## SelectionOfAvatar
module SelectionOfAvatar(
	input [1:0] mode,
	input [5:0] userID,
	input [1:0] candidate,  
	input CLK,
	input rst,  
	output reg [1:0] ballotBoxId,
	output reg [5:0] numberOfRegisteredVoters,
	output reg [5:0] numberOfVotesWinner,  
	output reg [1:0] WinnerId,
	output reg AlreadyRegistered,
	output reg AlreadyVoted,
	output reg NotRegistered,
	output reg VotingHasNotStarted,
	output reg RegistrationHasEnded
	);
Size: ~1,800 cells after synthesis.
export LEC_CHECK = 0
export CAP_MARGIN = 10
export CORE_MARGIN = 2
export CORE_UTILIZATION = 68
export CTS_CLUSTER_DIAMETER = 360
export CTS_CLUSTER_SIZE = 24
export SETUP_SLACK_MARGIN = 1.14
export SLEW_MARGIN = 20
create_clock -name core_clock -period 4.77 [get_ports {CLK}]
run.sh (not shown) runs the stock make flow with config.mk's settings and CLKGATE_MAP_FILE=.
The starting point finished but fails on negative setup slack.
Then changed:
ABC_AREA = 1   (was default)
CAP_MARGIN = 20   (was 10)
CORE_UTILIZATION = 72   (was 68)
CTS_CLUSTER_DIAMETER = default   (was 360)
CTS_CLUSTER_SIZE = default   (was 24)
SETUP_SLACK_MARGIN = default   (was 1.14)
clock period = 3.91 ns   (was 4.77 ns; I/O delays follow)
The new run finished but fails on negative setup slack.
Cell area is lower by 8.1%.
Register-to-register slack is worse by 0.30 ns.
Sequential power is higher by 22%.
Setup slack is worse by 0.30 ns.
Then changed:
ABC_AREA = default   (was 1)
clock period = 6.7 ns   (was 3.91 ns; I/O delays follow)
What happened: This time the run ran to the end with no violations; synthesized cell count shrinks by 27%; worst hold slack stays flat; area after synthesis decreases by 4.7%; setup slack improves by 1.5 ns.
Then changed:
CTS_CLUSTER_SIZE = 21   (was default)
PLACE_DENSITY = 0.7   (was default)
clock period = 2.94 ns   (was 6.7 ns; I/O delays follow)
The changed run stopped in clock tree synthesis (4_1_cts), error DPL-0038.
Area after synthesis stays the same.
Die size does not change.
Synthesized cell count does not change.
Then changed:
ABC_AREA = 1   (was default)
CTS_CLUSTER_DIAMETER = 386   (was default)
CTS_CLUSTER_SIZE = 20   (was 21)
PLACE_DENSITY = default   (was 0.7)
PLACE_DENSITY_LB_ADDON = 0.24   (was default)
SETUP_SLACK_MARGIN = -0.33   (was default)
clock period = 3.8 ns   (was 2.94 ns; I/O delays follow)
This time the run completed and failed the layout checks on negative setup slack.
Synthesized area is higher by 5.0%.
Synthesized cell count is higher by 37%.
Die size is higher by 4.8%.
Then changed:
ABC_AREA = default   (was 1)
CORE_UTILIZATION = 40   (was 72)
CTS_CLUSTER_DIAMETER = default   (was 386)
CTS_CLUSTER_SIZE = default   (was 20)
PLACE_DENSITY_LB_ADDON = default   (was 0.24)
SETUP_SLACK_MARGIN = default   (was -0.33)
clock period = 5.71 ns   (was 3.8 ns; I/O delays follow)
With this change the flow completed with no timing, DRC or antenna violations.
Final area goes down by a few percent.
Total power goes down by about a fifth.
Critical path depth goes up by 3.
Die size goes up by well over a third.

== build 8 ==
The RTL this note starts from:
==> flow/design.v <==
`timescale 1ns / 1ps
module SelectionOfAvatar(
	input [1:0] mode,
	input [5:0] userID,
	input [1:0] candidate,  
	input CLK,
	input rst,  
	output reg [1:0] ballotBoxId,
	output reg [5:0] numberOfRegisteredVoters,
	output reg [5:0] numberOfVotesWinner,  
	output reg [1:0] WinnerId,
	output reg AlreadyRegistered,
	output reg AlreadyVoted,
	output reg NotRegistered,
	output reg VotingHasNotStarted,
	output reg RegistrationHasEnded
	);
    reg [5:0] registered [0:63];
    reg [5:0] voted [0:63];
    integer i, clock, registeredNum, votedNum;
    integer airV, fireV, waterV, earthV;
	always @(posedge CLK)
	begin
	if (rst) begin
        clock = 0;
		registeredNum = 0;
		votedNum = 0;
		airV = 0;
		fireV = 0;
		waterV = 0;
		earthV = 0;
		for(i=0; i<64; i = i+1) begin
            registered[i]=6'b000000;
            voted[i]=6'b000000;
        end
        ballotBoxId =0;
        numberOfRegisteredVoters=0;
        numberOfVotesWinner=0;
        WinnerId=0;
        AlreadyRegistered=0;
        AlreadyVoted=0;
        NotRegistered=0;
        VotingHasNotStarted=0;
        RegistrationHasEnded=0;
	end
	else begin
		clock=clock+1;
        ballotBoxId =0;
        numberOfRegisteredVoters=0;
        numberOfVotesWinner=0;
        WinnerId=0;
        AlreadyRegistered=0;
        AlreadyVoted=0;
        NotRegistered=0;
        VotingHasNotStarted=0;
        RegistrationHasEnded=0;
        if(clock<=100) begin
            ballotBoxId=userID[5:4];
            if(mode==1) begin
                VotingHasNotStarted=1;
            end
            if(mode==0) begin
                if(registered[userID]==0) begin
                    registered[userID]=1;
                    ballotBoxId=userID[5:4];
                    registeredNum=registeredNum+1;
                end
                else begin 
                    AlreadyRegistered=1;
                    ballotBoxId=userID[5:4];
                end
            end
            numberOfRegisteredVoters=registeredNum;
        end
        else if(clock<=200) begin
            ballotBoxId=userID[5:4];
            numberOfRegisteredVoters=registeredNum;
            if(mode==0) begin
                RegistrationHasEnded=1;
            end
            if(mode==1) begin
                if(registered[userID]==1) begin
                    if(voted[userID]==0)begin
                        voted[userID]=1;
                        if(candidate==0)begin
                            airV=airV+1;
                        end
                        if(candidate==1)begin
                            fireV=fireV+1;
                        end
                        if(candidate==2)begin
                            waterV=waterV+1;
                        end
                        if(candidate==3)begin
                            earthV=earthV+1;
                        end
                    end 
                    else begin
                        AlreadyVoted=1;
                    end   
                end
                else begin
                    NotRegistered=1;
                end
            end    
        end
        else if(clock>200) begin
            numberOfRegisteredVoters=registeredNum;
            numberOfVotesWinner=airV;
            WinnerId=2'b0;
            if (fireV > numberOfVotesWinner) begin
				numberOfVotesWinner = fireV;
				WinnerId = 2'b01;
			end
			if (waterV > numberOfVotesWinner) begin
				numberOfVotesWinner = waterV;
				WinnerId = 2'b10;
			end
			if (earthV> numberOfVotesWinner) begin
				numberOfVotesWinner = earthV;
				WinnerId = 2'b11;
			end
        end
	end
	end
endmodule
make LEC_CHECK=0 CAP_MARGIN=20 CORE_MARGIN=2 CORE_UTILIZATION=65 CTS_CLUSTER_SIZE=43 SETUP_SLACK_MARGIN=-0.29 SLEW_MARGIN=20 finish   # period 4.7 ns
No crash in build 8: every stage finished, but the layout fails its final checks due to setup timing.
Relative to build 8, the following input files were edited for build 1:
Settings: SETUP_SLACK_MARGIN removed (was -0.29); CTS_CLUSTER_SIZE removed (was 43); CORE_UTILIZATION changed from 65 to 40; the clock period (ns, I/O delays scaled along) changed from 4.7 to 6.0.
Results
Cell area after placement was higher in build 8 than in build 1.
Build 1 completed end to end with timing, DRC and antenna clean.
The combinational share of cell area number comes out lower for build 8 vs build 1.
Build 8 → build 1: routed metal-1 wirelength rose about 5.6%, worst hold slack did not really move, via count went down.
Input changes introduced in build 38 (baseline for comparison: build 1):
Settings: SETUP_SLACK_MARGIN now -0.12, previously not set; CORE_ASPECT_RATIO now 0.83, previously not set; PLACE_DENSITY_LB_ADDON now 0.15, previously not set; ABC_AREA now 1, previously not set; CORE_MARGIN now 8, was 2; MIN_ROUTING_LAYER now met1, previously not set; CTS_CLUSTER_SIZE now 24, previously not set.
--- outcome ---
Against build 1, filler cell count in build 38 rose by more than 10%. Delta (build 38 minus build 1): cell count after synthesis increased about 37%; share of synthesized registers carrying an async set or reset saw little to no change. Diff build 1 -> build 38: worst path setup slack after routing up 0.35 ns, mean area per synthesized cell down 23%, internal power consumption down about 0.5%, detailed-routing wirelength on met1 up 15%, critical path's largest stage delay up 0.05 ns.
Here is what was changed in the inputs of build 50 compared with build 38.
Settings: clearing CTS_CLUSTER_SIZE, which used to be 24; clearing ABC_AREA, which used to be 1; swapping 8 for 2 in CORE_MARGIN; clearing SETUP_SLACK_MARGIN, which used to be -0.12; swapping met1 for met2 in MIN_ROUTING_LAYER.
Findings:
Build 38 ended up with sky130_fd_sc_hd__nor4_1 as its critical path's slowest cell; build 50 ended up with sky130_fd_sc_hd__clkdlybuf4s50_1.
[compare] base=build 38 new=build 50: die size lost about 15%, non-clock buffer count picked up an extra 30.
Summary of build 50 over build 38: global router's overall resource usage went up by 14 points; global-route wire length before repair went down by 4.1%; via count went up by about 23%.
The worst setup path category comes out input pin to register in one run and register to register in the other, namely in build 50 and build 38 respectively.
[compare] base=build 38 new=build 50: critical path depth down 15; clock power share down 2.6 points; wire length the detailed router placed on met1 down about 100%; core outline area down about 5%.
Post-synth design cell area, build 50 and build 38, higher one = build 38.
met5 as the uppermost layer routed was reported by build 50, and met4 by build 38.
Re count of hold-fix buffers inserted at cts: no difference whatsoever between build 50 and build 38.

RTL: the design.v shown in full above, as it stands there.
clock: 4.74 ns
lec_check: 0
abc_area: 1
cap_margin: 20
core_aspect_ratio: 1.19
core_margin: 2
core_utilization: 72
cts_cluster_diameter: 191
max_routing_layer: met4
place_density_lb_addon: 0.01
setup_slack_margin: 1.19
slew_margin: 20
The baseline finished clean.
==> next run, changes <==
==> flow/config.mk (replaced) <==
export PLATFORM = sky130hd
export DESIGN_NAME = SelectionOfAvatar
export DESIGN_NICKNAME = SelectionOfAvatar
export VERILOG_FILES = /design/flow/design.v
export SDC_FILE = /design/flow/constraint.sdc
export NUM_CORES = 4
export LEC_CHECK = 0
export CAP_MARGIN = 20
export CORE_MARGIN = 2
export CORE_UTILIZATION = 68
export SETUP_SLACK_MARGIN = 1.22
export SLEW_MARGIN = 20
==> flow/constraint.sdc (replaced) <==
create_clock -name core_clock -period 4.77 [get_ports {CLK}]
set_input_delay 0.9540 -clock core_clock [delete_from_list [all_inputs] [get_ports {CLK}]]
set_output_delay 0.9540 -clock core_clock [all_outputs]
set_load 0.01 [all_outputs]
With this change the flow died in 5_1_grt on DPL-0038.
Synthesized area is lower by 4.7%.
Die area increases by 0.81%.
Synthesized cell count came out lower by 27%.
==> next run, changes <==
--- a/flow/config.mk
+++ b/flow/config.mk
@@ -8,5 +8,4 @@
 export CAP_MARGIN = 20
 export CORE_MARGIN = 2
-export CORE_UTILIZATION = 68
-export SETUP_SLACK_MARGIN = 1.22
+export CORE_UTILIZATION = 45
 export SLEW_MARGIN = 20
==> flow/constraint.sdc (replaced) <==
create_clock -name core_clock -period 5.71 [get_ports {CLK}]
set_input_delay 1.1420 -clock core_clock [delete_from_list [all_inputs] [get_ports {CLK}]]
set_output_delay 1.1420 -clock core_clock [all_outputs]
set_load 0.01 [all_outputs]
=> The changed run ran to the end with no violations; area after synthesis is unchanged; synthesized cell count does not change; die size increases by well over a third.
==> next run, changes <==
--- a/flow/config.mk
+++ b/flow/config.mk
@@ -8,4 +8,5 @@
 export CAP_MARGIN = 20
 export CORE_MARGIN = 2
-export CORE_UTILIZATION = 45
+export CORE_UTILIZATION = 64
+export SETUP_SLACK_MARGIN = -0.33
 export SLEW_MARGIN = 20
==> flow/constraint.sdc (replaced) <==
create_clock -name core_clock -period 4.35 [get_ports {CLK}]
set_input_delay 0.8700 -clock core_clock [delete_from_list [all_inputs] [get_ports {CLK}]]
set_output_delay 0.8700 -clock core_clock [all_outputs]
set_load 0.01 [all_outputs]
Effect: Now the flow completed, yet does not pass: setup timing. Via count grows by a little under a tenth. Critical path depth came out higher by 19. Non-clock buffer count goes up by 185. Core utilization came out higher by 28 points. Clock power rose by a quarter to a third. Routed wire length grows by a few percent. Worst setup slack loses 0.91 ns. Design area climbs by a little under a tenth. Global-route usage increases by 11 points. Clock-buffer cell count went down by 3.
==> next run, changes <==
--- a/flow/config.mk
+++ b/flow/config.mk
@@ -8,5 +8,5 @@
 export CAP_MARGIN = 20
 export CORE_MARGIN = 2
-export CORE_UTILIZATION = 64
-export SETUP_SLACK_MARGIN = -0.33
+export CORE_UTILIZATION = 61
+export SETUP_SLACK_MARGIN = 0.04
 export SLEW_MARGIN = 20
==> flow/constraint.sdc (replaced) <==
create_clock -name core_clock -period 3.17 [get_ports {CLK}]
set_input_delay 0.6340 -clock core_clock [delete_from_list [all_inputs] [get_ports {CLK}]]
set_output_delay 0.6340 -clock core_clock [all_outputs]
set_load 0.01 [all_outputs]
The new run did not get past 5_1_grt with GRT-0232; area after synthesis is unchanged; synthesized cell count does not change; die size came out higher by 4.8%.
==> next run, changes <==
--- a/flow/config.mk
+++ b/flow/config.mk
@@ -6,7 +6,9 @@
 export NUM_CORES = 4
 export LEC_CHECK = 0
-export CAP_MARGIN = 20
+export ABC_AREA = 1
+export CAP_MARGIN = 15
 export CORE_MARGIN = 2
-export CORE_UTILIZATION = 61
-export SETUP_SLACK_MARGIN = 0.04
+export CORE_UTILIZATION = 72
+export CTS_CLUSTER_DIAMETER = 99
+export CTS_CLUSTER_SIZE = 20
 export SLEW_MARGIN = 20
==> flow/constraint.sdc (replaced) <==
create_clock -name core_clock -period 3.47 [get_ports {CLK}]
set_input_delay 0.6940 -clock core_clock [delete_from_list [all_inputs] [get_ports {CLK}]]
set_output_delay 0.6940 -clock core_clock [all_outputs]
set_load 0.01 [all_outputs]
Outcome:
- Now the flow reached the layout checks and failed them: setup timing
- die area goes down by 11%
- synthesized cell count grows by 37%
- area after synthesis grows by 5.0%
Power figures rest on the tool's default switching activity, not on a simulated workload.
